File: design/flow/design.v
    localparam ADD     = 4'b0000;
    localparam SUB     = 4'b0001;
    localparam OR      = 4'b0010;
    localparam AND     = 4'b0011;
    localparam XOR     = 4'b0100;
    localparam NOT     = 4'b0101;
    localparam READ    = 4'b0110;
    localparam WRITE   = 4'b0111;
    localparam LOAD    = 4'b1000;
    localparam CMP     = 4'b1001;
    localparam SHIFT   = 4'b1010;
    localparam JMP     = 4'b1011;
    localparam JMPC    = 4'b1100;
    localparam SPECIAL = 4'b1101;
    localparam STACK   = 4'b1110;
    localparam MEM_NOP   = 2'b00;
    localparam MEM_READ  = 2'b01;
    localparam MEM_WRITE = 2'b10;
    localparam CMP_EQ_BIT       = 0;
    localparam CMP_RA_GT_RB_BIT = 1;
    localparam CMP_RB_GT_RA_BIT = 2;
    localparam CMP_RA_ZERO_BIT  = 3;
    localparam CMP_RB_ZERO_BIT  = 4;
    localparam CMP_CODE_EQ       = 3'b000;
    localparam CMP_CODE_RA_GT_RB = 3'b001;
    localparam CMP_CODE_RB_GT_RA = 3'b010;
    localparam CMP_CODE_RA_ZERO  = 3'b011;
    localparam CMP_CODE_RB_ZERO  = 3'b100;
    localparam FETCH         = 10'b0000000001;
    localparam DECODE        = 10'b0000000010;
    localparam REG_READ      = 10'b0000000100;
    localparam EXEC          = 10'b0000001000;
    localparam STORE         = 10'b0000010000;
    localparam REG_WRITE     = 10'b0000100000;
    localparam FETCH_IRQ_NUM = 10'b0001000000;
    localparam SAVE_PC       = 10'b0010000000;
    localparam ENTER_ISR     = 10'b0100000000;
    localparam DECREMENT_SP  = 10'b1000000000;
    localparam RAM_SIZE  = 16'h8000;
    localparam APP       = 16'h0064;
    localparam TIMER1_COUNT         = RAM_SIZE - 10;
    localparam TIMER_ENABLE         = RAM_SIZE - 9;
    localparam UART_1_RW            = RAM_SIZE - 2;
    localparam UART_1_RX_DATA_READY = RAM_SIZE - 1;
    localparam UART_1_TX_READY      = RAM_SIZE;
module alu(input wire I_clk,
    input wire I_reset,
    input wire I_enable,
    input wire[3:0] I_opcode,
    input wire I_opcode_mode,
    input wire[7:0] I_immediate,
    input wire[15:0] I_pc,
    input wire[15:0] I_rA,
    input wire[15:0] I_rB,
    input wire[2:0] I_compare_code,
    input wire I_irq_active,
    output reg[15:0] O_out,
    output reg O_write_rD,
    output reg O_write_pc,
    output reg O_irq_enable,
    output reg[1:0] O_memory_size,
    output reg[1:0] O_memory_mode);
     localparam ADD     = 4'b0000;
    localparam SUB     = 4'b0001;
    localparam OR      = 4'b0010;
    localparam AND     = 4'b0011;
    localparam XOR     = 4'b0100;
    localparam NOT     = 4'b0101;
    localparam READ    = 4'b0110;
    localparam WRITE   = 4'b0111;
    localparam LOAD    = 4'b1000;
    localparam CMP     = 4'b1001;
    localparam SHIFT   = 4'b1010;
    localparam JMP     = 4'b1011;
    localparam JMPC    = 4'b1100;
    localparam SPECIAL = 4'b1101;
    localparam STACK   = 4'b1110;
     localparam MEM_NOP   = 2'b00;
    localparam MEM_READ  = 2'b01;
    localparam MEM_WRITE = 2'b10;
     localparam CMP_EQ_BIT       = 0;
    localparam CMP_RA_GT_RB_BIT = 1;
    localparam CMP_RB_GT_RA_BIT = 2;
    localparam CMP_RA_ZERO_BIT  = 3;
    localparam CMP_RB_ZERO_BIT  = 4;
    localparam CMP_CODE_EQ       = 3'b000;
    localparam CMP_CODE_RA_GT_RB = 3'b001;
    localparam CMP_CODE_RB_GT_RA = 3'b010;
    localparam CMP_CODE_RA_ZERO  = 3'b011;
    localparam CMP_CODE_RB_ZERO  = 3'b100;
localparam OPCODE_MODE_SIGNED = 1'b0;
localparam OPCODE_MODE_UNSIGNED = 1'b1;
localparam OPCODE_MODE_HI = 1'b1;
localparam OPCODE_MODE_LO = 1'b0;
localparam OPCODE_MODE_IMMEDIATE = 1'b1;
reg irq_recover;
always @(posedge I_clk)
begin: ALU
    if (I_reset) begin
        O_irq_enable <= 0;
        irq_recover <= 0;
    end
    else begin
    if (I_enable == 1) begin
        if (I_opcode == ADD)
        begin
            if (I_opcode_mode == OPCODE_MODE_SIGNED)
            begin
                if (I_immediate[0] == 1) begin
                    O_out <= $signed(I_rA) + $signed({{12{I_immediate[4]}}, I_immediate[4:1]});
                end
                else begin
                    O_out <= $signed(I_rA) + $signed(I_rB);
                end
            end
            else begin
                if (I_immediate[0] == 1) begin
                    O_out <= $unsigned(I_rA) + $unsigned({12'b0, I_immediate[4:1]});
                end
                else begin
                    O_out <= $unsigned(I_rA) + $unsigned(I_rB);
                end
            end
            O_write_pc <= 0;
            O_write_rD <= 1;
            O_memory_mode <= MEM_NOP;
            O_memory_size <= 1;
        end
        else if (I_opcode == SUB)
        begin
            if (I_opcode_mode == OPCODE_MODE_SIGNED)
            begin
                if (I_immediate[0] == 1) begin
                    O_out <= $signed(I_rA) - $signed({{12{I_immediate[4]}}, I_immediate[4:1]});
                end
                else begin
                    O_out <= $signed(I_rA) - $signed(I_rB);
                end
            end
            else begin
                if (I_immediate[0] == 1) begin
                    O_out <= $unsigned(I_rA) - $signed({12'b0, I_immediate[4:1]});
                end
                else begin
                    O_out <= $unsigned(I_rA) - $unsigned(I_rB);
                end
            end
            O_write_pc <= 0;
            O_write_rD <= 1;
            O_memory_mode <= MEM_NOP;
            O_memory_size <= 1;
        end
        else if (I_opcode == OR)
        begin
            if (I_opcode_mode == OPCODE_MODE_IMMEDIATE) begin
                O_out <= I_rA | {11'b0, I_immediate[4:0]};
            end 
            else begin 
                O_out <= I_rA | I_rB;
            end
            O_write_pc <= 0;
            O_write_rD <= 1;
            O_memory_mode <= MEM_NOP;
            O_memory_size <= 1;
        end
        else if (I_opcode == AND)
        begin
            if (I_opcode_mode == OPCODE_MODE_IMMEDIATE) begin
                O_out <= I_rA & {11'b0, I_immediate[4:0]};
            end 
            else begin 
                O_out <= I_rA & I_rB;
            end
            O_write_pc <= 0;
            O_write_rD <= 1;
            O_memory_mode <= MEM_NOP;
            O_memory_size <= 1;
        end
        else if (I_opcode == XOR)
        begin
            if (I_opcode_mode == OPCODE_MODE_IMMEDIATE) begin
                O_out <= I_rA ^ {11'b0, I_immediate[4:0]};
            end 
            else begin 
                O_out <= I_rA ^ I_rB;
            end
            O_write_pc <= 0;
            O_write_rD <= 1;
            O_memory_mode <= MEM_NOP;
            O_memory_size <= 1;
        end
        else if (I_opcode == NOT)
        begin
            O_out <= ~I_rA;
            O_write_pc <= 0;
            O_write_rD <= 1;
            O_memory_mode <= MEM_NOP;
            O_memory_size <= 1;
        end
        else if (I_opcode == READ)
        begin
            O_out <= $signed(I_rA) + $signed({{11{I_immediate[4]}}, I_immediate[4:0]});
            O_write_pc <= 0;
            O_write_rD <= 1;
            O_memory_mode <= MEM_READ;
            O_memory_size <= I_opcode_mode == 1 ? 2 : 1;
        end
        else if (I_opcode == WRITE)
        begin
            O_out <= $signed(I_rA) + $signed({{11{I_immediate[4]}}, I_immediate[4:0]});
            O_write_pc <= 0;
            O_write_rD <= 0;
            O_memory_mode <= MEM_WRITE;
            O_memory_size <= I_opcode_mode == 1 ? 2 : 1;
        end
        else if (I_opcode == LOAD)
        begin
            if (I_opcode_mode == OPCODE_MODE_HI)
            begin
                O_out[15:8] <= I_immediate;
                O_out[7:0] <= 0;
            end
            else begin
                O_out[15:8] <= 0;
                O_out[7:0] <= I_immediate;
            end
            O_write_pc <= 0;
            O_write_rD <= 1;
            O_memory_mode <= MEM_NOP;
            O_memory_size <= 1;
        end
        else if (I_opcode == CMP)
        begin
            if (I_opcode_mode == OPCODE_MODE_SIGNED)
            begin
                O_out[CMP_RB_GT_RA_BIT] <= $signed(I_rA) < $signed(I_rB) ? 1 : 0;
                O_out[CMP_RA_GT_RB_BIT] <= $signed(I_rA) > $signed(I_rB) ? 1 : 0;
                O_out[CMP_EQ_BIT]       <= $signed(I_rA) == $signed(I_rB) ? 1 : 0;
                O_out[CMP_RA_ZERO_BIT]  <= $signed(I_rA) == 0 ? 1 : 0;
                O_out[CMP_RB_ZERO_BIT]  <= $signed(I_rB) == 0 ? 1 : 0;
            end
            else
            begin
                O_out[CMP_RB_GT_RA_BIT] <= $unsigned(I_rA) < $unsigned(I_rB) ? 1 : 0;
                O_out[CMP_RA_GT_RB_BIT] <= $unsigned(I_rA) > $unsigned(I_rB) ? 1 : 0;
                O_out[CMP_EQ_BIT]       <= $unsigned(I_rA) == $unsigned(I_rB) ? 1 : 0;
                O_out[CMP_RA_ZERO_BIT]  <= $unsigned(I_rA) == 0 ? 1 : 0;
                O_out[CMP_RB_ZERO_BIT]  <= $unsigned(I_rB) == 0 ? 1 : 0;
            end
            O_out[15:5] <= 0;
            O_write_pc <= 0;
            O_write_rD <= 1;
            O_memory_mode <= MEM_NOP;
            O_memory_size <= 1;
        end
        else if (I_opcode == SHIFT)
        begin
            if (I_opcode_mode == 1) begin
                O_out <= I_rA >> $unsigned(I_immediate);
            end
            else begin
                O_out <= I_rA << $unsigned(I_immediate);
            end
            O_write_pc <= 0;
            O_write_rD <= 1;
            O_memory_mode <= MEM_NOP;
            O_memory_size <= 1;
        end
        else if (I_opcode == JMP)
        begin
            if (I_opcode_mode == 0) begin
                O_out <= $signed(I_pc) + $signed({{8{I_immediate[7]}}, I_immediate});
            end
            else begin
                O_out <= I_rA;
            end
            O_write_pc <= 1;
            O_write_rD <= 0;
            O_memory_mode <= MEM_NOP;
            O_memory_size <= 1;
        end
        else if (I_opcode == JMPC)
        begin
            if (I_opcode_mode == 1) begin
                O_out <= $signed(I_pc) + $signed({{8{I_immediate[4]}}, I_immediate});
            end
            else begin
                O_out <= I_rB;
            end
            O_memory_mode <= MEM_NOP;
            O_memory_size <= 1;
            O_write_rD <= 0;
            if (I_compare_code == CMP_CODE_EQ)
            begin
                O_write_pc <= I_rA[CMP_EQ_BIT] == 1 ? 1 : 0;
            end
            else if(I_compare_code == CMP_CODE_RA_GT_RB)
            begin
                O_write_pc <= I_rA[CMP_RA_GT_RB_BIT] == 1 ? 1 : 0;
            end
            else if(I_compare_code == CMP_CODE_RB_GT_RA)
            begin
                O_write_pc <= I_rA[CMP_RB_GT_RA_BIT] == 1 ? 1 : 0;
            end
            else if(I_compare_code == CMP_CODE_RA_ZERO)
            begin
                O_write_pc <= I_rA[CMP_RA_ZERO_BIT] == 1 ? 1 : 0;
            end
            else if(I_compare_code == CMP_CODE_RB_ZERO)
            begin
                O_write_pc <= I_rA[CMP_RB_ZERO_BIT] == 1 ? 1 : 0;
            end
        end
        else if(I_opcode == SPECIAL)
        begin
            if (I_immediate[2:0] == 3'b000) begin 
                O_out <= I_pc;
                O_memory_mode <= MEM_NOP;
                O_write_rD <= 1;
                O_write_pc <= 0;
                O_memory_size <= 1;
            end
            else if (I_immediate[2:0] == 3'b001) begin 
                O_out <= I_pc;
                O_memory_mode <= MEM_NOP;
                O_write_rD <= 0;
                O_write_pc <= 0;
                O_memory_size <= 1;
                O_irq_enable <= 1;
                irq_recover <= 1;
            end
            else if (I_immediate[2:0] == 3'b010) begin 
                O_out <= I_pc;
                O_memory_mode <= MEM_NOP;
                O_write_rD <= 0;
                O_write_pc <= 0;
                O_memory_size <= 1;
                O_irq_enable <= 0;
                irq_recover <= 0;
            end
            else if (I_immediate[2:0] == 3'b100) begin 
                O_out <= $signed(I_rA) + 2;
                O_memory_mode <= MEM_READ;
                O_write_rD <= 0;
                O_write_pc <= 1;
                O_memory_size <= 2;
                O_irq_enable <= irq_recover;
            end
        end
        else if(I_opcode == STACK)
        begin
            if (I_opcode_mode == 0) begin
                O_out <= $signed(I_rA) - 2;
                O_memory_mode <= MEM_WRITE;
                O_write_rD <= 1;
                O_write_pc <= 0;
                O_memory_size <= 2;
            end 
            else if (I_opcode_mode == 1) begin
                O_out <= $signed(I_rA) + 2;
                O_memory_mode <= MEM_READ;
                O_write_rD <= 1;
                O_write_pc <= 0;
                O_memory_size <= 2;
            end
        end
    end
    if (I_irq_active) begin
        O_irq_enable <= 0;
    end
    end
end
endmodule
module ctrl_unit(input wire I_clk, 
    input wire I_reset,
    /*verilator lint_off UNUSED*/
    input wire[15:0] I_instruction,
    input wire I_mem_ready,
    input wire I_data_ready,
    input wire I_irq_enabled,
    input wire I_irq_active,
    output reg O_irq_ack,
    output reg[9:0] O_state,
    output reg O_execute,
    output reg O_push_pc);
     localparam ADD     = 4'b0000;
    localparam SUB     = 4'b0001;
    localparam OR      = 4'b0010;
    localparam AND     = 4'b0011;
    localparam XOR     = 4'b0100;
    localparam NOT     = 4'b0101;
    localparam READ    = 4'b0110;
    localparam WRITE   = 4'b0111;
    localparam LOAD    = 4'b1000;
    localparam CMP     = 4'b1001;
    localparam SHIFT   = 4'b1010;
    localparam JMP     = 4'b1011;
    localparam JMPC    = 4'b1100;
    localparam SPECIAL = 4'b1101;
    localparam STACK   = 4'b1110;
     localparam FETCH         = 10'b0000000001;
    localparam DECODE        = 10'b0000000010;
    localparam REG_READ      = 10'b0000000100;
    localparam EXEC          = 10'b0000001000;
    localparam STORE         = 10'b0000010000;
    localparam REG_WRITE     = 10'b0000100000;
    localparam FETCH_IRQ_NUM = 10'b0001000000;
    localparam SAVE_PC       = 10'b0010000000;
    localparam ENTER_ISR     = 10'b0100000000;
    localparam DECREMENT_SP  = 10'b1000000000;
reg mem_wait, wait_irq_number, irq_save_pc;
reg[15:0] instr;
always @(posedge I_clk)
begin: CTRL_UNIT
    if (I_reset == 1) 
    begin
        mem_wait <= 0;
        O_state <= 1;
        O_execute <= 0;
        O_irq_ack <= 0;
        O_push_pc <= 0;
        wait_irq_number <= 0;
        irq_save_pc <= 0;
    end
    else if (O_state == FETCH)
    begin
        if (I_mem_ready == 1 && mem_wait == 0)
        begin
            O_execute <= 1;
            mem_wait <= 1;
        end
        else if (mem_wait == 1)
        begin
            O_execute <= 0;
            if (I_data_ready == 1)
            begin
                mem_wait <= 0;
                O_state <= DECODE;
            end
        end
    end
    else if (O_state == DECODE)
    begin
        O_state <= REG_READ;
        instr <= I_instruction;
    end
    else if (O_state == REG_READ)
    begin
        O_state <= EXEC;
    end
    else if (O_state == EXEC)
    begin
        if (instr[15:12] == WRITE || instr[15:12] == READ || (instr[15:12] == SPECIAL && instr[2:0] == 3'b100) || instr[15:12] == STACK)
        begin
            if (I_mem_ready == 1 && mem_wait == 0)
            begin
                O_execute <= 1;
                mem_wait <= 1;
            end
            O_state <= STORE; 
        end
        else 
        begin
            O_state <= REG_WRITE;
        end
    end
    else if (O_state == STORE)
    begin
        if (I_mem_ready == 1 && mem_wait == 0)
        begin
            O_execute <= 1;
            mem_wait <= 1;
        end
        else if (mem_wait == 1)
        begin
            O_execute <= 0;
            if (((instr[15:12] == WRITE || (instr[15:12] == STACK && instr[8] == 0)) && I_mem_ready == 1) 
                || ((instr[15:12] == READ || (instr[15:12] == SPECIAL && instr[2:0] == 3'b100) || (instr[15:12] == STACK && instr[8])) && I_data_ready == 1))
            begin
                mem_wait <= 0;
                O_state <= REG_WRITE;
            end
        end
    end
    else if (O_state == REG_WRITE)
    begin
        if ((instr[15:12] == STACK && instr[8]) || (instr[15:12] == SPECIAL && instr[2:0] == 3'b100)) begin
            O_state <= DECREMENT_SP;
        end
        else begin
if (I_irq_enabled && I_irq_active && irq_save_pc == 0) begin
                O_irq_ack <= 1;
                O_state <= FETCH_IRQ_NUM;
            end
            else if (irq_save_pc == 1) begin
                irq_save_pc <= 0;
                O_push_pc <= 0;
                O_state <= ENTER_ISR;
            end
            else begin
                O_state <= FETCH;
            end
        end
    end
    else if (O_state == FETCH_IRQ_NUM) begin
        O_irq_ack <= 0;
        if (wait_irq_number == 1) begin
            O_state <= SAVE_PC;
            wait_irq_number <= 0;
        end
        else begin
            wait_irq_number <= 1;
        end
    end
    else if (O_state == SAVE_PC) begin
        irq_save_pc <= 1;
        O_push_pc <= 1;
        O_irq_ack <= 0;
        O_state <= DECODE;
    end
    else if (O_state == ENTER_ISR) begin
        O_state <= FETCH;
    end
    else if (O_state == DECREMENT_SP) begin
        if (I_irq_enabled && I_irq_active && irq_save_pc == 0) begin
            O_irq_ack <= 1;
            O_state <= FETCH_IRQ_NUM;
        end
        else if (irq_save_pc == 1) begin
            irq_save_pc <= 0;
            O_push_pc <= 0;
            O_state <= ENTER_ISR;
        end
        else begin
            O_state <= FETCH;
        end
    end
end
endmodule
module decoder(input wire I_clk,
    input wire I_reset, 
    input wire I_enable,
    input wire[15:0] I_instruction,
    output reg [3:0] O_opcode,
    output reg[2:0] O_rD_select,
    output reg[1:0] O_rD_write_pos,
    output reg[2:0] O_rA_select,
    output reg[2:0] O_rB_select,
    output reg[7:0] O_immediate,
    output reg O_mode);
     localparam ADD     = 4'b0000;
    localparam SUB     = 4'b0001;
    localparam OR      = 4'b0010;
    localparam AND     = 4'b0011;
    localparam XOR     = 4'b0100;
    localparam NOT     = 4'b0101;
    localparam READ    = 4'b0110;
    localparam WRITE   = 4'b0111;
    localparam LOAD    = 4'b1000;
    localparam CMP     = 4'b1001;
    localparam SHIFT   = 4'b1010;
    localparam JMP     = 4'b1011;
    localparam JMPC    = 4'b1100;
    localparam SPECIAL = 4'b1101;
    localparam STACK   = 4'b1110;
always @(posedge I_clk)
begin: decoder
    if (I_enable == 1 && I_reset == 0)
    begin
        O_opcode    <= I_instruction[15:12];
        O_rD_select <= I_instruction[11:9];
        O_rA_select <= I_instruction[7:5];
        O_rB_select <= I_instruction[4:2];
        O_mode      <= I_instruction[8];
        if (I_instruction[15:12] == WRITE)
        begin
            O_immediate <= {{3{I_instruction[11]}}, I_instruction[11:9], I_instruction[1:0]}; 
            O_rD_write_pos <= 0;
        end
        else if(I_instruction[15:12] == LOAD || I_instruction[15:12] == JMP)
        begin
            O_immediate <= I_instruction[7:0];
            if (I_instruction[8] == 0) begin
                O_rD_write_pos <= 1;
            end
            else begin
                O_rD_write_pos <= 2;
            end
        end
        else begin
            O_immediate <= {{3{I_instruction[4]}}, I_instruction[4:0]};
            O_rD_write_pos <= 0;
        end
    end
end
endmodule
module mem_ctrl(input wire I_clk,
    input wire I_reset, 
    input wire I_exec,
    input wire I_write,
    input wire[1:0] I_size,
    input wire[15:0] I_addr, 
    input wire[15:0] I_data,
    input wire MEM_ready,
    input wire[15:0] MEM_data_in,
    input wire MEM_data_ready,
    output reg[15:0] O_data, 
    output reg O_data_ready,
    output reg O_ready,
    output reg MEM_exec,
    output reg MEM_write,
    output reg[15:0] MEM_addr,
    output reg[1:0] MEM_size,
    output reg[15:0] MEM_data_out);
reg[1:0] state;
always @(*)
begin
    MEM_addr = I_addr;
    MEM_write = I_write;
    MEM_size = I_size;
    MEM_data_out = I_data;
    O_data = MEM_data_in;
    if (state == 0)
    begin
        O_ready = MEM_ready && !I_exec;
    end
    else
    begin
        O_ready = 0;
    end
end
always @(posedge I_clk)
begin: MEM_CTRL
    if (I_reset == 1) begin
        state <= 0;
        MEM_exec <= 0;
        O_data_ready <= 0;
    end
    else begin
        if (state == 0 && I_exec == 1 && MEM_ready == 1) 
        begin
            O_data_ready <= 0;
            MEM_exec <= 1;
            if (I_write == 1) 
            begin
                state <= 2;
            end
            else
            begin
                state <= 1;
            end
        end
        else if (state == 1)
        begin
            MEM_exec <= 0;
            if (MEM_data_ready == 1)
            begin
                O_data_ready <= 1;
                state <= 2;  
            end
        end
        else if (state == 2)
        begin
            MEM_exec <= 0;
            O_data_ready <= 0;
            if (MEM_ready == 1)
            begin
                state <= 0;
            end
        end
    end
end
endmodule
module pc(input wire I_clk,
    input wire I_reset,
    input wire I_enable,
    input wire[15:0] I_in,
    input wire I_write,
    output reg[15:0] O_out);
always @(posedge I_clk)
begin: PC
    if (I_reset == 1) begin
        O_out <= 0;
    end
    else if (I_enable == 1)
    begin
        if (I_write == 1)
        begin
            O_out <= I_in;
        end
        else begin
            O_out <= O_out + 2;
        end
    end
end
endmodule
module register(input wire I_clk,
    input wire I_reset, 
    input wire I_enable,
    input wire[2:0] I_rD_select,
    input wire[2:0] I_rA_select,
    input wire[2:0] I_rB_select,
    input wire[15:0] I_rD_in,
    input wire I_rD_write,
    input wire[1:0] I_rD_write_pos,
    output reg[15:0] O_rA_out,
    output reg[15:0] O_rB_out);
reg[15:0] registers[0:7];
integer i;
always @(posedge I_clk)
begin: register
    if (I_reset) begin
        for (i=0; i < 8; i=i+1) begin
            registers[i] <= 0;
        end
    end
    else if (I_enable == 1)
    begin
        O_rA_out <= registers[I_rA_select];
        O_rB_out <= registers[I_rB_select];
        if (I_rD_write == 1)
        begin
            if (I_rD_write_pos == 0) begin
                registers[I_rD_select] <= I_rD_in;
            end
            else if (I_rD_write_pos == 1) begin
                registers[I_rD_select][7:0] <= I_rD_in[7:0];
            end
            else if(I_rD_write_pos == 2) begin
                registers[I_rD_select][15:8] <= I_rD_in[15:8];
            end
        end
    end
end
endmodule
module core(input wire I_clk, 
    input wire I_reset,
    input wire I_irq_active,
    input wire MEM_ready,
    input wire[15:0] MEM_data_in, 
    input wire MEM_data_ready,
    output reg O_irq_ack,
    output reg MEM_exec, 
    output reg MEM_write,
    output reg[1:0] MEM_size, 
    output reg[15:0] MEM_addr, 
    output reg[15:0] MEM_data_out);
     localparam ADD     = 4'b0000;
    localparam SUB     = 4'b0001;
    localparam OR      = 4'b0010;
    localparam AND     = 4'b0011;
    localparam XOR     = 4'b0100;
    localparam NOT     = 4'b0101;
    localparam READ    = 4'b0110;
    localparam WRITE   = 4'b0111;
    localparam LOAD    = 4'b1000;
    localparam CMP     = 4'b1001;
    localparam SHIFT   = 4'b1010;
    localparam JMP     = 4'b1011;
    localparam JMPC    = 4'b1100;
    localparam SPECIAL = 4'b1101;
    localparam STACK   = 4'b1110;
     localparam FETCH         = 10'b0000000001;
    localparam DECODE        = 10'b0000000010;
    localparam REG_READ      = 10'b0000000100;
    localparam EXEC          = 10'b0000001000;
    localparam STORE         = 10'b0000010000;
    localparam REG_WRITE     = 10'b0000100000;
    localparam FETCH_IRQ_NUM = 10'b0001000000;
    localparam SAVE_PC       = 10'b0010000000;
    localparam ENTER_ISR     = 10'b0100000000;
    localparam DECREMENT_SP  = 10'b1000000000;
     localparam MEM_NOP   = 2'b00;
    localparam MEM_READ  = 2'b01;
    localparam MEM_WRITE = 2'b10;
    localparam RAM_SIZE  = 16'h8000;
    localparam APP       = 16'h0064;
    localparam TIMER1_COUNT         = RAM_SIZE - 10;
    localparam TIMER_ENABLE         = RAM_SIZE - 9;
    localparam UART_1_RW            = RAM_SIZE - 2;
    localparam UART_1_RX_DATA_READY = RAM_SIZE - 1;
    localparam UART_1_TX_READY      = RAM_SIZE;
localparam PUSH_PC_INSTRUCTION = {STACK, 4'b1110, {3{1'b1}}, 5'b00001};
reg alu_enable, decoder_enable, register_enable, pc_enable, mem_enable;
wire push_pc;
reg write_rD, pc_write, mem_write;
wire alu_pc_write, mem_ready, mem_execute, mem_data_ready, alu_write_rD, mode, irq_ack, alu_irq_enable;
wire[1:0] rD_write_pos;
reg[1:0] memory_mode, memory_size, alu_memory_size;
reg[2:0] reg_rD_select, rD_select, rA_select, rB_select;
reg[3:0] opcode;
reg[7:0] immediate;
reg[15:0] irq_number, pc_out, pc_in, rA_out, rB_out, alu_out, register_in, instruction, mem_addr, mem_data_in, mem_data_out;
/*verilator lint_off UNUSED*/
reg[9:0] state;
reg read_irq_number;
reg[15:0] instruction_q;
alu alu(.I_clk(I_clk),
    .I_reset(I_reset), 
    .I_enable(alu_enable),
    .I_opcode(opcode),
    .I_opcode_mode(mode),
    .I_immediate(immediate),
    .I_pc(pc_out),
    .I_rA(rA_out),
    .I_rB(rB_out),
    .I_compare_code(rD_select),
    .I_irq_active(irq_ack),
    .O_memory_mode(memory_mode),
    .O_memory_size(alu_memory_size),
    .O_out(alu_out),
    .O_write_rD(alu_write_rD),
    .O_write_pc(alu_pc_write),
    .O_irq_enable(alu_irq_enable));
ctrl_unit ctrl_unit(.I_clk(I_clk),
    .I_reset(I_reset),
    .I_irq_active(I_irq_active),
    .I_irq_enabled(alu_irq_enable), 
    .I_instruction(instruction),
    .I_mem_ready(mem_ready),
    .I_data_ready(mem_data_ready),
    .O_irq_ack(irq_ack),
    .O_state(state),
    .O_execute(mem_execute),
    .O_push_pc(push_pc));
decoder decoder(.I_clk(I_clk), 
    .I_reset(I_reset), 
    .I_enable(decoder_enable),
    .I_instruction(instruction),
    .O_opcode(opcode),
    .O_rD_select(rD_select),
    .O_rD_write_pos(rD_write_pos),
    .O_rA_select(rA_select),
    .O_rB_select(rB_select),
    .O_immediate(immediate),
    .O_mode(mode));
mem_ctrl mem_ctrl(.I_clk(I_clk), 
    .I_reset(I_reset), 
    .I_exec(mem_execute),
    .I_write(mem_write),
    .I_size(memory_size),
    .I_addr(mem_addr),
    .I_data(mem_data_in),
    .O_data(mem_data_out),
    .O_data_ready(mem_data_ready),
    .O_ready(mem_ready),
    .MEM_ready(MEM_ready),
    .MEM_exec(MEM_exec),
    .MEM_write(MEM_write),
    .MEM_size(MEM_size),
    .MEM_addr(MEM_addr),
    .MEM_data_out(MEM_data_out),
    .MEM_data_in(MEM_data_in),
    .MEM_data_ready(MEM_data_ready));
register register(.I_clk(I_clk), 
    .I_reset(I_reset), 
    .I_enable(register_enable),
    .I_rD_write(write_rD),
    .I_rD_select(reg_rD_select),
    .I_rD_write_pos(rD_write_pos),
    .I_rA_select(rA_select),
    .I_rB_select(rB_select),
    .O_rA_out(rA_out),
    .O_rB_out(rB_out),
    .I_rD_in(register_in));
pc pc(.I_clk(I_clk),
    .I_reset(I_reset), 
    .I_in(pc_in),
    .I_enable(pc_enable),
    .I_write(pc_write),
    .O_out(pc_out));
always @(posedge I_clk)
begin: INSTRUCTION_HOLD
    if (state == DECODE) begin
        instruction_q <= instruction;
    end
end
always @(posedge I_clk)
begin: IRQ_READ_NUMBER
    if (I_reset == 1) begin
        read_irq_number <= 0;
    end
    else if (irq_ack == 1) begin
        read_irq_number <= 1;
    end
    if (read_irq_number == 1) begin
        irq_number <= MEM_data_in;
        read_irq_number <= 0;
    end
end
always @(*)
begin
    begin
        if (state == DECODE) begin
            instruction = push_pc ? PUSH_PC_INSTRUCTION : MEM_data_in; 
        end
        else begin
            instruction = instruction_q;
        end
        decoder_enable = state == DECODE;
        register_enable = (state == REG_READ) || (state == REG_WRITE) || (state == DECREMENT_SP);
        alu_enable = state == EXEC;
        mem_enable = (state == STORE) || (state == SAVE_PC);
        pc_enable = (state == REG_WRITE) || (state == ENTER_ISR);
        mem_data_in = (opcode == STACK && instruction[0] == 1) ? pc_out : rB_out;
        write_rD = ((state == REG_WRITE) && alu_write_rD) || (state == DECREMENT_SP);
        memory_size = (state == FETCH) ? 2 : alu_memory_size;
        O_irq_ack = irq_ack;
        if (state != FETCH && ((opcode == SPECIAL && instruction[2:0] == 3'b100) || (opcode == STACK && instruction[8] == 1))) begin
            mem_addr = rA_out;
        end
        else begin
            mem_addr = mem_enable ? alu_out : pc_out;
        end
        if (state == DECREMENT_SP) begin
            reg_rD_select = rA_select;
        end
        else begin
            reg_rD_select = rD_select;
        end
        if (state == ENTER_ISR) begin
            pc_in = APP + irq_number * 2;
            pc_write = 1;
        end
        else if (instruction[15:12] == SPECIAL && instruction[2:0] == 3'b100) begin
            pc_in = mem_data_out;
            pc_write = 1;
        end
        else begin
            pc_in = alu_out;
            pc_write = alu_pc_write;
        end
        if (memory_mode == MEM_READ && state != DECREMENT_SP) begin
            register_in = mem_data_out;
        end
        else begin
            register_in = alu_out;
        end
        if (mem_enable && memory_mode == MEM_WRITE)
        begin
            mem_write = 1;
        end
        else begin
            mem_write = 0;
        end
    end
end
endmodule
File: design/flow/run.sh
#!/bin/bash
# the make line also repeats each setting of config.mk as NAME=value (left out here)
make -C /OpenROAD-flow-scripts/flow DESIGN_CONFIG=/design/flow/config.mk WORK_HOME=/design/flow/orfs CLKGATE_MAP_FILE= finish
File: design/flow/config.mk
export PLATFORM = sky130hd
export DESIGN_NAME = core
export DESIGN_NICKNAME = core
export VERILOG_FILES = /design/flow/design.v
export SDC_FILE = /design/flow/constraint.sdc
export NUM_CORES = 4
export LEC_CHECK = 0
export ABC_AREA = 1
export CAP_MARGIN = 20
export CORE_ASPECT_RATIO = 1.45
export CORE_MARGIN = 2
export CORE_UTILIZATION = 72
export CTS_CLUSTER_DIAMETER = 249
export CTS_CLUSTER_SIZE = 93
export PLACE_DENSITY = 0.42
export SLEW_MARGIN = 20
File: design/flow/constraint.sdc
create_clock -name core_clock -period 4.14 [get_ports {I_clk}]
set_input_delay 0.8280 -clock core_clock [delete_from_list [all_inputs] [get_ports {I_clk}]]
set_output_delay 0.8280 -clock core_clock [all_outputs]
set_load 0.01 [all_outputs]
==> results of run 1 <==
## what timing repair did
action / 4_1_cts
resized: 2
pin swaps: 0
setup endpoints to repair: 9
hold endpoints to repair: 0
## per-layer routing
layer  GRT overflow  GRT usage
met5              0      0.227
met4              3      0.606
met3              1      0.475
met2              3      0.834
met1              1      0.670
## metrics by stage
stage	instance area (µm²)	hold WS, ns
after CTS	26000	0.465
after detailed placement	25800	0.449
after floorplan	24600	0.427
after global placement	25800	0.443
==> results.txt, run 1 <==
Physical implementation status

The flow did not finish. It got as far as global routing (5_1_grt) and failed there. The tool reported: "[ERROR GRT-0116] Global routing finished with congestion. Check the congestion regions in the DRC Viewer". The register area share after synthesis stands at 0.330. The main area contributors are sky130_fd_sc_hd__edfxtp_1 29%, sky130_fd_sc_hd__nand2_1 14%, sky130_fd_sc_hd__o21ai_0 7.1%.

Of the total synthesized cell area, the portion taken by XOR and XNOR cells is 0.0167. Counting tap cells, the placed design contains a total of slightly above 4k instances. The aggregate global-route resource usage stands at 0.654. The number of buffer cells added on primary ports stands at 57.

In this run, the synthesized area fraction spent on and/or/nand/nor cells is recorded as 0.274. Summing all multiplexer cells gives an area fraction of 0.000812. The count of mapped cells out of synthesis stands at 3649.

The worst-case clock buffer depth stands at 3. Per the synth stats, the flop cell with the highest instance count is sky130_fd_sc_hd__edfxtp_1. The floorplan step records an initial core utilization of 0.730. The net count after synthesis stands at 3789.

The die is 227 µm tall. The number of storage elements in the synthesis netlist stands at 286. The die covers 35800 µm². The post-synth count of flops with an enable pin is 241.

In the post-synthesis netlist, the cell with the most instances is sky130_fd_sc_hd__nand2_1. The cell-mix breakdown from Yosys lists the adder-cell area share as 0.0622. The number of sinks driven by the clock tree stands at 286. For reference, the top logic cell family by area is simple AND/OR/NAND/NOR gates. Detailed placement ended at an HPWL of around 75000 µm. The post-synthesis cell type count stands at 69. The number of ports placed on the die boundary stands at between 50 and 60.

The average instance in the mapped netlist occupies roughly 6.8 µm². The cell sitting at the root of the clock tree is a sky130_fd_sc_hd__clkbuf_16. The worst setup slack after placement stands at 0.0138 ns. The cell total in the yosys stat output stands at 3649. The remaining global-route overflow stands at 8. In this run the cell area of the synthesized design comes to approximately 25000 µm².

The floorplan step set the die width to around 160 µm. The fraction of registers with async set/reset stands at 0. The chip area line of the yosys report stands at 24600 µm². The number of buffers inserted by hold repair at cts stands at 0. Buffers added to address setup during post-CTS repair amount to 0. Of all cell types, the one taking the most synthesized area is sky130_fd_sc_hd__edfxtp_1. For reference, the top cells by count after synthesis are 887 x sky130_fd_sc_hd__nand2_1, 414 x sky130_fd_sc_hd__nor2_1, 383 x sky130_fd_sc_hd__inv_1, 349 x sky130_fd_sc_hd__o21ai_0, 332 x sky130_fd_sc_hd__a21oi_1.

CTS built an H-tree with a depth of 1. The count of standard-cell rows stands at 81. The area fraction in compound gates after synthesis stands at 0.221.

CTS added clock buffers totalling 7. The global placement routability congestion stands at 1.24. The warning tally printed by Yosys for this design is 7. The core area stands at 33700 µm². The fraction of synthesized cell area taken by the top area cell type stands at 0.294.
==> inputs of run 2 (changes only) <==
ABC_AREA = not set   (was 1)
CAP_MARGIN = 5   (was 20)
CORE_ASPECT_RATIO = not set   (was 1.45)
CORE_UTILIZATION = 65   (was 72)
CTS_CLUSTER_DIAMETER = 349   (was 249)
CTS_CLUSTER_SIZE = 44   (was 93)
GPL_TIMING_DRIVEN = 1   (was not set)
MAX_ROUTING_LAYER = met4   (was not set)
PLACE_DENSITY = not set   (was 0.42)
SETUP_SLACK_MARGIN = 0.92   (was not set)
SLEW_MARGIN = 30   (was 20)
clock period = 3.12 ns   (was 4.14 ns; I/O delays follow)
==> run 2 against run 1 <==
Compared with the run above: the flow again stops in global routing (5_1_grt); synthesized cell count shrank 26%; die size up 8.7%; area after synthesis shrank 1.6%.
==> results.txt, run 2 <==
Physical implementation status

The mean cell area of the mapped netlist was 8.99 µm² (+33%). The simple-gate portion of the synthesized area is 0.169 (-0.106). The chip area stands at 38900 µm² (+8.7%). The synthesis run identifies the leading combinational cell family as AND-OR/OR-AND gates.

The warning count from the yosys run is 7 (unchanged). The cell total in the yosys stat output stands at 2697 (-26%). The fraction of synthesized cell area in xor and xnor cells was 0.0451 (+0.0284). The count of standard-cell rows came to 70 (-14%). The worst-case clock buffer depth is 3 (unchanged). Counting instances in the post-synthesis netlist gives the leading cell types as 325 x sky130_fd_sc_hd__nor2_1, 248 x sky130_fd_sc_hd__nand2_1, 241 x sky130_fd_sc_hd__edfxtp_1, 190 x sky130_fd_sc_hd__a21oi_1, 173 x sky130_fd_sc_hd__o21ai_0. The deepest level of the CTS H-tree stands at 1 (unchanged). The count of flip-flops with a built-in enable after synthesis came to 241 (unchanged). The net count after synthesis was 2837 (-25%). It got as far as global routing (5_1_grt) and failed there. For this run, the total global-route usage over all layers was measured as 0.750.

The detailed placer's ending HPWL is 82900 µm (+10%). The number of buffers added by the clock tree synthesis step came to 10 (+3). The effective utilization at floorplan stands at 0.661 (-0.0695). The total standard cell area after synthesis stands at 24200 µm² (-1.6%). Sorting the Yosys area breakdown by cell type puts at the top sky130_fd_sc_hd__edfxtp_1. CTS placed an instance of sky130_fd_sc_hd__clkbuf_16 at the clock tree root. The share of synthesized area spent on multiplexers stands at 0.130 (+0.130). The number of buffer cells added on primary ports stands at 57 (unchanged). The first error in the log reads "[ERROR GRT-0116] Global routing finished with congestion. Check the congestion regions in the DRC Viewer".

The number of ports placed on the die boundary stands at 58 (unchanged). The core area stands at 36700 µm² (+8.7%). The chip area line of the yosys report was 24200 µm² (-1.6%). The horizontal extent of the die came to 197 µm (+25%). The count of mapped cells out of synthesis was 2697 (-26%). The adder-cell share of the synthesized area was 0.0633 (+0.00102). By instance count, the leading cell after synthesis is sky130_fd_sc_hd__nor2_1. In the synthesized netlist the dominant register cell turns out to be sky130_fd_sc_hd__edfxtp_1. The area fraction in compound gates after synthesis stands at 0.206 (-0.0156). The post-synthesis cell type count is 89 (+29%).

The global placement routability congestion was 1.26 (+1.4%). The flow did not finish. The number of sinks driven by the clock tree is 286 (unchanged). The remaining global-route overflow stands at 4. The chip height came to 197 µm (-13%). The register area share after synthesis stands at 0.336 (+0.00542). The synthesis report lists the most area-consuming cells as sky130_fd_sc_hd__edfxtp_1 30%, sky130_fd_sc_hd__mux4_2 7.8%, sky130_fd_sc_hd__ha_1 5.8%.

The fraction of synthesized cell area taken by the top area cell type stands at 0.298 (+0.00482). The fraction of registers with async set/reset stands at 0 (unchanged). The number of storage elements in the synthesis netlist stands at 286 (unchanged).
run 2: metrics by stage:
step	setup WS [ns]	setup TNS, ns	instance area, µm²	std cells	hold WS, ns
after floorplan	-0.324	-1.52	24900	2697	0.412
after global placement	-0.407	-10.77	28800	3504	0.443
after detailed placement	-0.466	-11.90	28800	3504	0.443
after CTS	-0.0389	-0.0673	31600	3616	0.506
run 2: what timing repair did:
action                                  CTS
endpoints found under the setup margin  349
pin swaps                               133
setup buffers                            93
endpoints found under the hold margin     0
resized                                 539
cloned                                    6
hold buffers                              0
run 2: layer usage:
layer  overflow  track usage
met1          0        0.755
met2          2        0.921
met3          1        0.539
met4          1        0.717
met5          -            -
==> inputs of run 3 (changes only) <==
CAP_MARGIN = 20   (was 5)
CELL_PAD_IN_SITES_GLOBAL_PLACEMENT = 0   (was not set)
CORE_ASPECT_RATIO = 1.01   (was not set)
CORE_MARGIN = 3   (was 2)
CORE_UTILIZATION = 61   (was 65)
CTS_CLUSTER_DIAMETER = not set   (was 349)
CTS_CLUSTER_SIZE = not set   (was 44)
GPL_ROUTABILITY_DRIVEN = 1   (was not set)
GPL_TIMING_DRIVEN = 0   (was 1)
MAX_ROUTING_LAYER = not set   (was met4)
MIN_ROUTING_LAYER = met2   (was not set)
PLACE_DENSITY_LB_ADDON = 0.01   (was not set)
SETUP_SLACK_MARGIN = 0.47   (was 0.92)
SLEW_MARGIN = 35   (was 30)
clock period = 5.03 ns   (was 3.12 ns; I/O delays follow)
==> run 3 against run 2 <==
Compared with the run above: the flow again stops in global routing (5_1_grt); area after synthesis unchanged; die size up 8.5%; synthesized cell count unchanged.
==> results.txt, run 3 <==
Physical implementation status

The adder-cell share of the synthesized area is 0.0633 (unchanged). The synthesis report lists the most area-consuming cells as sky130_fd_sc_hd__edfxtp_1 30%, sky130_fd_sc_hd__mux4_2 7.8%, sky130_fd_sc_hd__ha_1 5.8%. The worst setup slack after placement is -0.418 ns (+0.0485 ns).

The commonest cells after synthesis are 325 x sky130_fd_sc_hd__nor2_1, 248 x sky130_fd_sc_hd__nand2_1, 241 x sky130_fd_sc_hd__edfxtp_1, 190 x sky130_fd_sc_hd__a21oi_1, 173 x sky130_fd_sc_hd__o21ai_0. The flow did not finish. The count of flip-flops with a built-in enable after synthesis was 241 (unchanged).

The aggregate global-route resource usage stands at 0.927. The area fraction in compound gates after synthesis is 0.206 (unchanged). The synthesis run identifies the leading combinational cell family as AND-OR/OR-AND gates. The number of buffer cells added on primary ports stands at 57 (unchanged). The effective utilization at floorplan stands at 0.626 (-0.0348). The number of ports placed on the die boundary is 58 (unchanged).

The total standard cell area after synthesis stands at 24200 µm² (unchanged). The horizontal extent of the die stands at 204 µm (+3.7%). The post-synthesis cell type count was 89 (unchanged). The share of synthesized area spent on multiplexers is 0.130 (unchanged).

The placed instance area stands at 25600 µm² (-11%). The fraction of synthesized cell area taken by the top area cell type is 0.298 (unchanged). The first error in the log reads "[ERROR GRT-0116] Global routing finished with congestion. Check the congestion regions in the DRC Viewer".

The simple-gate portion of the synthesized area came to 0.169 (unchanged). The core area stands at 38700 µm² (+5.6%). According to the logs, the last stage reached was global routing (5_1_grt). The global placement routability congestion stands at 1.47 (+17%). By instance count, the leading cell after synthesis is sky130_fd_sc_hd__nor2_1. The number of storage elements in the synthesis netlist is 286 (unchanged). The mean cell area of the mapped netlist stands at 8.99 µm² (unchanged). Looking at the cell usage after synthesis, the top flip-flop cell is sky130_fd_sc_hd__edfxtp_1. The deepest level of the CTS H-tree was 1 (unchanged). The count of standard-cell rows came to 72 (+2.9%). The register area share after synthesis stands at 0.336 (unchanged). The count of mapped cells out of synthesis stands at 2697 (unchanged). The number of placed cells counting well taps is 3275 (-6.5%). The net count after synthesis is 2837 (unchanged). The worst-case clock buffer depth is 3 (unchanged). The detailed placer's ending HPWL stands at 87800 µm (+5.9%). The warning count from the yosys run stands at 7 (unchanged).

The number of buffers inserted by hold repair at cts stands at 0 (unchanged). Looking at the clock tree report, the root buffer type is sky130_fd_sc_hd__clkbuf_16. The chip height was 206 µm (+4.7%). The fraction of synthesized cell area in xor and xnor cells stands at 0.0451 (unchanged).

The remaining global-route overflow stands at approximately 660. The fraction of registers with async set/reset came to 0 (unchanged). The biggest area contributor in the post-synthesis netlist is sky130_fd_sc_hd__edfxtp_1. The cell total in the yosys stat output stands at 2697 (unchanged). The chip area came to 42200 µm² (+8.5%). The number of sinks driven by the clock tree came to 286 (unchanged). The number of buffers added by the clock tree synthesis step stands at 30 (+20). The chip area line of the yosys report stands at 24200 µm² (unchanged).
## run 3: metrics by stage
| step | power (W) | hold WS, ns |
|---|---|---|
| after global placement | 0.00282 | 0.439 |
| after detailed placement | 0.00284 | 0.467 |
| after CTS | 0.00497 | 0.495 |
| after floorplan | 0.00276 | 0.412 |
## run 3: layer usage
metal	global-route usage	overflow
met1	-	-
met2	0.924	102
met3	1.00	401
met4	0.823	84
met5	0.902	70
## run 3: repair_timing
| item | CTS |
|---|---|
| endpoints found under the setup margin | 44 |
| setup buffers | 9 |
| resized | 39 |
| pin swaps | 4 |
==> inputs of run 4 (changes only) <==
CAP_MARGIN = 10   (was 20)
CELL_PAD_IN_SITES_DETAIL_PLACEMENT = 2   (was not set)
CELL_PAD_IN_SITES_GLOBAL_PLACEMENT = not set   (was 0)
CORE_ASPECT_RATIO = 0.58   (was 1.01)
CORE_MARGIN = 5   (was 3)
CORE_UTILIZATION = 25   (was 61)
CTS_CLUSTER_DIAMETER = 380   (was not set)
CTS_CLUSTER_SIZE = 93   (was not set)
GPL_ROUTABILITY_DRIVEN = not set   (was 1)
GPL_TIMING_DRIVEN = 1   (was 0)
MAX_ROUTING_LAYER = met4   (was not set)
PLACE_DENSITY = 0.92   (was not set)
PLACE_DENSITY_LB_ADDON = not set   (was 0.01)
SETUP_SLACK_MARGIN = 0.79   (was 0.47)
SLEW_MARGIN = 20   (was 35)
clock period = 6.04 ns   (was 5.03 ns; I/O delays follow)
==> run 4 against run 3 <==
Compared with the run above: the flow again stops in global routing (5_1_grt); synthesized cell count unchanged; area after synthesis unchanged; die size increased by 150%.
==> results.txt, run 4 <==
Physical implementation status

The adder-cell share of the synthesized area is 0.0633 (unchanged). It got as far as global routing (5_1_grt) and failed there. The horizontal extent of the die stands at 419 µm (+100%). The number of buffers added by the clock tree synthesis step was 7 (-77%). The fraction of registers with async set/reset was 0 (unchanged). The detailed placer's ending HPWL is 121000 µm (+38%).

The register area share after synthesis was 0.336 (unchanged). The mean cell area of the mapped netlist stands at 8.99 µm² (unchanged). The total standard cell area after synthesis is 24200 µm² (unchanged). The number of ports placed on the die boundary stands at 58 (unchanged). The count of mapped cells out of synthesis is 2697 (unchanged). By area the synthesized netlist is led by sky130_fd_sc_hd__edfxtp_1 30%, sky130_fd_sc_hd__mux4_2 7.8%, sky130_fd_sc_hd__ha_1 5.8%.

The core area came to 96700 µm² (+150%). The share of synthesized area spent on multiplexers stands at 0.130 (unchanged). The remaining global-route overflow stands at 35. The global placement routability congestion stands at 1.11 (-24%). The chip area line of the yosys report stands at 24200 µm² (unchanged).

The post-synthesis cell type count stands at 89 (unchanged). The count of standard-cell rows was 87 (+21%). The number of sinks driven by the clock tree was 286 (unchanged). The effective utilization at floorplan stands at 0.251 (-0.375). The cell total in the yosys stat output stands at 2697 (unchanged). For this run, the leading register cell type out of synthesis is sky130_fd_sc_hd__edfxtp_1. The count of flip-flops with a built-in enable after synthesis came to 241 (unchanged).

The number of buffer cells added on primary ports is 57 (unchanged). The net count after synthesis stands at 2837 (unchanged). The chip height is 247 µm (+20%). Summed over all instances, the cell type with the most area after synthesis is sky130_fd_sc_hd__edfxtp_1.

The buffer count from post-CTS setup fixing came to 0 (-9). The fraction of synthesized cell area in xor and xnor cells stands at 0.0451 (unchanged). The simple-gate portion of the synthesized area is 0.169 (unchanged). sky130_fd_sc_hd__nor2_1 is the most common cell in the netlist.

By area, the combinational part of the netlist is dominated by AND-OR/OR-AND gates. The worst-case clock buffer depth stands at 3 (unchanged). After synthesis, the most frequently instantiated cells are 325 x sky130_fd_sc_hd__nor2_1, 248 x sky130_fd_sc_hd__nand2_1, 241 x sky130_fd_sc_hd__edfxtp_1, 190 x sky130_fd_sc_hd__a21oi_1, 173 x sky130_fd_sc_hd__o21ai_0. The fraction of synthesized cell area taken by the top area cell type was 0.298 (unchanged). The number of storage elements in the synthesis netlist stands at 286 (unchanged). Clock tree synthesis selected as its root buffer the cell sky130_fd_sc_hd__clkbuf_16. The number of buffers inserted by hold repair at cts came to 0 (unchanged).

The area fraction in compound gates after synthesis stands at 0.206 (unchanged). The warning count from the yosys run stands at 7 (unchanged). The flow did not finish.

The chip area stands at 104000 µm² (+150%). The aggregate global-route resource usage stands at 0.585. The deepest level of the CTS H-tree came to 1 (unchanged). The tool reported: "[ERROR GRT-0116] Global routing finished with congestion. Check the congestion regions in the DRC Viewer".
[run 4: through the flow]
step,hold slack (ns),setup WS [ns],total power (W),instance area (µm²),std cells
detailed placement,0.478,0.770,0.00238,26600,3972
global placement,0.445,0.961,0.00236,26600,3972
floorplan,0.412,2.21,0.00229,24200,2697
CTS,0.190,0.815,0.00323,26800,3981
[run 4: what timing repair did]
item / 4_1_cts
gates resized: 2
pin swaps: 0
endpoints found under the setup margin: 16
[run 4: per-layer routing]
| metal | track usage | overflow |
|---|---|---|
| met1 | - | - |
| met2 | 0.610 | 0 |
| met3 | 0.707 | 33 |
| met4 | 0.336 | 2 |
| met5 | - | - |
==> inputs of run 5 (changes only) <==
CAP_MARGIN = 20   (was 10)
CELL_PAD_IN_SITES_DETAIL_PLACEMENT = 1   (was 2)
CELL_PAD_IN_SITES_GLOBAL_PLACEMENT = 2   (was not set)
CORE_ASPECT_RATIO = not set   (was 0.58)
CORE_MARGIN = 3   (was 5)
CORE_UTILIZATION = 40   (was 25)
CTS_CLUSTER_DIAMETER = not set   (was 380)
CTS_CLUSTER_SIZE = 72   (was 93)
GPL_TIMING_DRIVEN = not set   (was 1)
HOLD_SLACK_MARGIN = 0.08   (was not set)
MAX_ROUTING_LAYER = not set   (was met4)
MIN_ROUTING_LAYER = not set   (was met2)
PLACE_DENSITY = not set   (was 0.92)
SETUP_SLACK_MARGIN = not set   (was 0.79)
SLEW_MARGIN = 25   (was 20)
clock period = 9.51 ns   (was 6.04 ns; I/O delays follow)
==> run 5 against run 4 <==
Compared with the run above: now clean on timing, DRC and antenna; die size fell by 39%; area after synthesis unchanged; synthesized cell count did not move.
==> results.txt, run 5 <==
Results of the flow run.

The run finished with no timing, DRC or antenna violations. The longest individual stage delay on the worst path stands at 0.57 ns. The post-cts gate resize count is 0 (-2). The internal portion of total power stands at 0.00207 W. After detailed routing, the average wire length per cell comes to 32.8 µm. The net count after synthesis stands at 2837 (unchanged). The completed layout was analyzed and its total power is approximately 0.0026 W. The iteration count of the initial detailed-routing pass stands at 8. The biggest area contributor in the post-synthesis netlist is sky130_fd_sc_hd__edfxtp_1. The core area was 59500 µm² (-38%). The buffer count from post-CTS setup fixing stands at 0 (unchanged). The share of synthesized area spent on multiplexers stands at 0.130 (unchanged). The final max-slew violation count recorded for this run is 0. The effective utilization at floorplan stands at 0.408 (+0.157). Broken down by cell family, the worst path's largest delay share belongs to buffers and inverters. The register clock-pin slew on the reported worst setup and hold paths stands at 0.06 ns.

The horizontal extent of the die stands at 252 µm (-40%). The fraction of synthesized cell area in xor and xnor cells stands at 0.0451 (unchanged). The simple-gate portion of the synthesized area stands at 0.169 (unchanged). Walking the worst path, the cells encountered are clkdlybuf4s50_1 -> o22a_1 -> nor3_1 -> a22oi_1 -> nor3_2 -> buf_4 -> nand2_1 -> o21ai_0 -> clkdlybuf4s50_1. In this run the static leakage power is 9.60 nW. The mean cell area of the mapped netlist stands at 8.99 µm² (unchanged). The wire length of the first global-routing pass stands at roughly 160000 µm. The detailed router finished its first iteration with roughly 2.3k violations.

The power report attributes to the combinational group a share of 0.035. Looking at the reg2reg group, the worst path starts from decoder.O_immediate[1]. The chip height stands at 252 µm (+2.0%). The number of sinks driven by the clock tree was 286 (unchanged). The deepest level of the CTS H-tree stands at 1 (unchanged). The fraction of synthesized cell area taken by the top area cell type stands at 0.298 (unchanged). The number of buffers added by the clock tree synthesis step stands at 27 (+20).

For the worst min-delay path, the startpoint reported by OpenROAD is ctrl_unit.wait_irq_number. The most used flip-flop cell after synthesis is sky130_fd_sc_hd__edfxtp_1. The number of buffer cells added on primary ports stands at 57 (unchanged). For the completed layout, the total cell area is recorded as 26400 µm². The final route contains 22.9k vias. The most numerous cell type found on the critical path is sky130_fd_sc_hd__clkdlybuf4s50_1. The setup total negative slack stands at 0 ns. The setup slack of the worst register-to-register path stands at around 4.2 ns. Power spread over the standard cell area amounts to 99.4 nW/µm². The count of mapped cells out of synthesis stands at 2697 (unchanged). According to the timing report, the critical path is launched from MEM_data_in[0]. The worst-case clock buffer depth stands at 3 (unchanged). The number of endpoints with negative hold slack in the final report stands at 0.

The register area share after synthesis was 0.336 (unchanged). Fill cells in the final layout number 6809. The placed instance area was 25500 µm² (-4.2%).

Across the run, the number of max-cap violations was 0. For this design, the slowest cell found on the critical path is sky130_fd_sc_hd__clkdlybuf4s50_1. The count of flip-flops with a built-in enable after synthesis stands at 241 (unchanged).

The detailed placer's ending HPWL stands at 83500 µm (-31%). The stage logs contain a warning count of 81. The detail route stage leaves a number of antenna-violating nets equal to 0. The insertion delay of the later-clocked pin in the worst-skew pair stands at 0.56 ns. For reference, the top cells by count after synthesis are 325 x sky130_fd_sc_hd__nor2_1, 248 x sky130_fd_sc_hd__nand2_1, 241 x sky130_fd_sc_hd__edfxtp_1, 190 x sky130_fd_sc_hd__a21oi_1, 173 x sky130_fd_sc_hd__o21ai_0.

Subtracting the final worst setup slack from the clock period gives 6.40 ns. Summing all flip-flop and latch instances after layout gives 8140 µm². Across the VDD grid, the largest voltage drop is 0.158 mV. The top achievable clock speed stands at ~0.16 GHz.

Along the worst hold path, the cell count comes to 2. The top fanout value on the critical path stands at 32. The detail-routed via count per cell stands at approximately 6.7. Power attributed to combinational cells is around 0.00009 W. The area fraction in compound gates after synthesis is 0.206 (unchanged).

The adder-cell share of the synthesized area came to 0.0633 (unchanged). For reference, the top logic cell family by area is AND-OR/OR-AND gates. The final worst clock skew stands at around 0.011 ns. The global placement routability congestion was 0.999 (-10%). The tree is rooted in a sky130_fd_sc_hd__clkbuf_16.

The number of storage elements in the synthesis netlist stands at 286 (unchanged). The tightest min-delay check is of the reg -> reg type. The path with the worst hold slack has its endpoint at ctrl_unit.O_state[3]. Switching power as a fraction of the total was reported as 0.211.

Setup repair after global routing left no endpoint under its margin. The slew at the pin closest to its max-slew limit stands at approximately 1.1 ns. The routed layout reports a DRC error count of 0. Wires add up to 113000 µm. The cell total in the yosys stat output stands at 2697 (unchanged). The capture point of the worst register-to-register path is recorded as alu.O_out[9]. The total standard cell area after synthesis is 24200 µm² (unchanged).

TritonCTS built the clock tree. Entering global routing, the biggest net connects 61 pins. The layout net count stands at 2796. Of the available clock period, the critical path in the final layout requires 0.673. The worst setup path is captured at an output pin. The critical path required time stands at 7.61 ns.

The chip area line of the yosys report was 24200 µm² (unchanged). The area growth from synthesis to final layout stands at 9.00%. The fraction of registers with async set/reset was 0 (unchanged). In the setup report, the worst path falls into the class in -> out.

Across all checked pins, the minimum headroom to the slew limit is 0.274. In the power breakdown, the biggest contributor is registers. STA classifies the critical path startpoint as an input pin.

The number of global-route vias before repair came to between 20k and 25k. The number of ports placed on the die boundary stands at 58 (unchanged). The post-synthesis cell type count came to 89 (unchanged). The clock network power reported by the tool is 0.00115 W. For this run the aggregate overflow at the end of global routing stands at 0. sky130_fd_sc_hd__nor2_1 is the most common cell in the netlist. Together, buffers and inverters on the worst path number 3. The final count of negative-setup-slack endpoints stands at 0. The count of standard-cell rows stands at 89 (+2.3%). The number of buffers inserted by hold repair at cts stands at 0 (unchanged). The warning count from the yosys run came to 7 (unchanged). The initial antenna violation count was 1. The power in sequential cells stands at ~0.0014 W.

The arrival time reported for the critical path endpoint stands at between 4 and 5 ns. Hold timing on the final database bottoms out at a slack of 0.482 ns. The part of the total power dissipated in the clock network stands at 0.438. Counting cells, the worst reg-to-reg path comes to 11. OpenSTA lists the critical path endpoint as MEM_addr[10]. The switching power stands at between 0.0005 and 0.0006 W. The chip area stands at 63600 µm² (-39%).

The aggregate global-route resource usage stands at 0.349. In the post-synthesis netlist, the biggest area contributors are sky130_fd_sc_hd__edfxtp_1 30%, sky130_fd_sc_hd__mux4_2 7.8%, sky130_fd_sc_hd__ha_1 5.8%. The combinational cell area excluding buffers and inverters stands at 14900 µm². The share of total power dissipated in sequential elements is 0.527. The number of cells on the critical path stands at 9.
## run 5: through the flow
step | cells | setup slack [ns] | util
after floorplan | 2697 | 4.29 | -
after global placement | 3399 | 3.16 | 0.428
after detailed placement | 3399 | 3.11 | 0.428
after CTS | 3448 | 3.11 | 0.444
after global routing | 3449 | 2.93 | 0.444
final | 3450 | 3.11 | 0.444
## run 5: cell type report
| cell class | instances | share of cell area |
|---|---|---|
| diodes | 1 | 0.0000947 |
| clock buffers | 32 | 0.0263 |
| clock inverters | 17 | 0.00871 |
| inverters | 109 | 0.0155 |
| multi-input cells | 2110 | 0.564 |
| flip-flops and latches | 286 | 0.308 |
| well taps | 773 | 0.0366 |
| repair buffers | 122 | 0.0406 |
## run 5: routing by layer
| layer | global-route usage | part of all wire |
|---|---|---|
| met1 | 0.446 | 0.40 |
| met2 | 0.573 | 0.46 |
| met3 | 0.0333 | 0.060 |
| met4 | 0.216 | 0.076 |
| met5 | 0 | 0.00020 |
==> inputs of run 6 (changes only) <==
CELL_PAD_IN_SITES_DETAIL_PLACEMENT = not set   (was 1)
CELL_PAD_IN_SITES_GLOBAL_PLACEMENT = not set   (was 2)
CORE_MARGIN = 2   (was 3)
CORE_UTILIZATION = 65   (was 40)
CTS_CLUSTER_DIAMETER = 275   (was not set)
CTS_CLUSTER_SIZE = not set   (was 72)
HOLD_SLACK_MARGIN = not set   (was 0.08)
SLEW_MARGIN = 20   (was 25)
TNS_END_PERCENT = 5   (was not set)
clock period = 3.85 ns   (was 9.51 ns; I/O delays follow)
==> run 6 against run 5 <==
Compared with the run above: the layout now fails its checks (negative setup slack); setup slack got worse by 3.1 ns; flip-flop count did not move; synthesized cell count unchanged; largest cell class unchanged.
==> results.txt, run 6 <==
Results of the flow run.

Among the non-sequential cells, AND-OR/OR-AND gates take the most area. The internal portion of total power stands at 0.00517 W (+150%). The routed wire length stands at 113000 µm (about the same). The flow ran to the end, but the layout failed its checks.

The setup slack of the worst register-to-register path is 0.05 ns (-4.19 ns). The largest net degree at the start of global routing stands at 84 (+38%). The proportion of power drawn by combinational gates was 0.036 (about the same). The combinational cell power stands at 0.000237 W (+160%). The total standard cell area after synthesis stands at 24200 µm² (unchanged). The iteration count of the initial detailed-routing pass stands at 13 (+5). The number of buffers added by the clock tree synthesis step came to 30 (+11%).

The remaining global-route overflow stands at 0 (unchanged). The largest total area in the synthesized netlist belongs to sky130_fd_sc_hd__edfxtp_1. The layout net count stands at 2972 (+6.3%). The worst hold path stage count stands at 2 (unchanged).

The fraction of synthesized cell area taken by the top area cell type stands at 0.298 (unchanged). The switching power stands at 0.00147 W (+170%). The adder-cell share of the synthesized area stands at 0.0633 (unchanged).

Per the timing report, the most critical flop-to-flop path finishes at alu.O_out[8]. The count of mapped cells out of synthesis was 2697 (unchanged). The number of cells on the critical path stands at 7 (-2). The count of standard-cell rows stands at 70 (-21%).

The final worst clock skew was 0.0615 ns (+0.0505 ns). The number of sinks driven by the clock tree stands at 286 (unchanged). The arrival time reported for the critical path endpoint stands at 3.08 ns (-1.42 ns). The detailed placer's ending HPWL stands at 78400 µm (-6.1%). The initial antenna violation count is 16 (+15). The final max-slew violation count stands at 0 (unchanged). The worst setup slack after placement stands at 0.0717 ns (-3.04 ns). The cell total in the yosys stat output stands at 2697 (unchanged). The horizontal extent of the die stands at 197 µm (-22%). In this run the most critical hold path is launched from decoder.O_rD_write_pos[2].

The logic depth of the worst register-to-register path came to 12 (+1). The global placement routability congestion was 1.12 (+12%). The clock network power consumption was 0.00296 W (+160%). The net switching share of the total power was 0.222 (+0.0105). The initial DRC count was 5542 (+140%). The chip area is 38900 µm² (-39%). The cell that appears most often on the critical path is sky130_fd_sc_hd__nand2_1. The worst setup path is launched from a flip-flop. The mean cell area of the mapped netlist stands at 8.99 µm² (unchanged). The commonest register cell is sky130_fd_sc_hd__edfxtp_1.

The deepest level of the CTS H-tree stands at 1 (unchanged). The worst-case clock buffer depth stands at 3 (unchanged). The number of endpoints with negative hold slack in the final report stands at 0 (unchanged). The signal on the critical path passes through buf_4 -> nand2_1 -> nor3b_2 -> buf_12 -> nand2_1 -> o21ai_0 -> clkdlybuf4s50_1. Per the STA report, the cell with the highest stage delay on the worst path is sky130_fd_sc_hd__clkdlybuf4s50_1. The buffer and inverter count on the worst path came to 3 (unchanged).

The aggregate global-route resource usage was 0.589 (+0.241). The share of synthesized area spent on multiplexers stands at 0.130 (unchanged). Sorting the synthesized cells by how often they occur yields 325 x sky130_fd_sc_hd__nor2_1, 248 x sky130_fd_sc_hd__nand2_1, 241 x sky130_fd_sc_hd__edfxtp_1, 190 x sky130_fd_sc_hd__a21oi_1, 173 x sky130_fd_sc_hd__o21ai_0. The tightest min-delay check is of the reg -> reg type. The count of unresolved DRC violations after routing came to 0 (unchanged). The setup slack of the critical path after layout stands at -0.00474 ns (-3.11 ns).

The violated checks flagged are negative setup slack. Among all cell types in the netlist, the one instantiated most often is sky130_fd_sc_hd__nor2_1. The biggest slice of the total power is consumed by registers. The worst-case vdd ir drop stands at 0.430 mV (+170%).

The simple-gate portion of the synthesized area came to 0.169 (unchanged). The number of standard cells in the final layout excluding fillers stands at 3336 (-3.3%). The slew at the pin closest to its max-slew limit came to 1.12 ns (+0.0401 ns). The stage-log warning count stands at 82 (+1.2%). The leakage component of the power is 10.5 nW (+9.8%). The number of buffer cells added on primary ports stands at 57 (unchanged). The detail-routed via count per cell is 7.97 (+20%). The insertion delay of the later-clocked pin in the worst-skew pair stands at 0.61 ns (+0.05 ns). In this run the layout overhead on the synthesized area is reported as 13.7%. By area the synthesized netlist is led by sky130_fd_sc_hd__edfxtp_1 30%, sky130_fd_sc_hd__mux4_2 7.8%, sky130_fd_sc_hd__ha_1 5.8%. The storage element area stands at 8140 µm² (about the same). Setup repair after global routing left no endpoint under its margin. The chip height stands at 197 µm (-22%). TritonCTS built the clock tree.

The net count after synthesis is 2837 (unchanged). The top fanout value on the critical path stands at 32 (unchanged). The register area share after synthesis stands at 0.336 (unchanged). The remaining antenna violation count was 0 (unchanged). The warning count from the yosys run stands at 7 (unchanged). The longest individual stage delay on the worst path stands at 0.59 ns (+0.02 ns). The part of the total power dissipated in the clock network stands at 0.446 (+0.008). The count of flip-flops with a built-in enable after synthesis is 241 (unchanged).

The minimum clock period stands at slightly below 4 ns. Per STA, the worst path accumulates the most delay in the family buffers and inverters. The most critical setup path has its startpoint at decoder.O_opcode[2]. The critical path required time came to 3.08 ns (-4.53 ns). The fraction of registers with async set/reset is 0 (unchanged). In this run the clock root is driven by a sky130_fd_sc_hd__clkbuf_16. The number of buffers inserted by hold repair at cts stands at 0 (unchanged). The startpoint identified for the worst register-to-register timing path is decoder.O_immediate[0]. For this run, the top clock speed supported by timing is 0.259 GHz. The power in sequential cells is 0.00344 W (+150%). The power per cell area was 241 nW/µm² (+140%). The tally of max-capacitance violations came to 0 (unchanged). The core area is 36700 µm² (-38%). The combinational cell area excluding buffers and inverters stands at 15000 µm² (+0.30%). The post-synthesis cell type count stands at 89 (unchanged). The number of storage elements in the synthesis netlist came to 286 (unchanged). The number of placed cells counting well taps was 3260 (-4.1%). The wire length of the first global-routing pass was 167000 µm (+2.0%). The worst-case headroom to the max-slew limit was 0.250 (-0.0237). The fraction of synthesized cell area in xor and xnor cells is 0.0451 (unchanged).

The number of global-route vias before repair was 25.0k (+8.2%). The number of ports placed on the die boundary was 58 (unchanged). The period utilization came to 1.00 (+0.328). The chip area line of the yosys report stands at 24200 µm² (unchanged). The routed wirelength normalized by instance count was 33.9 µm (+3.3%). The final count of negative-setup-slack endpoints stands at 4 (+4). By startpoint and endpoint, the worst setup path is classified as reg -> out. The effective utilization at floorplan stands at 0.661 (+0.253).

The number of fill cells is 2485 (-64%). OpenSTA lists the critical path endpoint as MEM_data_out[4]. The via count was 26.6k (+16%). The register clock-pin slew on the reported worst setup and hold paths stands at 0.07 ns (about the same). The area fraction in compound gates after synthesis is 0.206 (unchanged). The endpoint of the worst hold path is reported as decoder.O_rD_write_pos[2]. The sequential group share of total power was 0.519 (-0.008). The worst setup path is captured at an output pin.
run 6: timing repair:
item                                    in CTS  in global routing
gates cloned                                 0                  0
setup buffers                                0                  5
hold endpoints to repair                     0                  0
endpoints found under the setup margin       5                 22
resized                                      1                 11
pin swaps                                    0                  1
run 6: routing by layer:
metal	wire (µm)	up-vias	global-route usage
met3	19000	1079	0.300
met4	13700	16	0.504
met1	35100	12100	0.667
li1	-	10400	-
met5	356	-	0.0639
met2	44900	3002	0.816
run 6: through the flow:
step	area, µm²	total power, W	util	TNS (ns)	hold WS [ns]
2_1_floorplan	24200	0.00360	-	0	0.412
3_3_place_gp	26400	0.00369	0.720	0	0.442
3_5_place_dp	26400	0.00371	0.720	0	0.455
4_1_cts	27400	0.00655	0.746	0	0.483
5_1_grt	27500	0.00668	0.750	0	0.509
6_report	27600	0.00664	0.751	-0.0143	0.487
run 6: layout make-up:
cell class                      count  share of cell area
Antenna cell                       14             0.00127
Clock buffer                       48              0.0343
Clock inverter                      6             0.00123
Inverter                          109              0.0150
Multi-Input combinational cell   2110               0.543
Sequential cell                   286               0.295
Tap cell                          468              0.0212
Timing Repair Buffer              295              0.0888
Power is estimated from default activity; no workload was simulated.
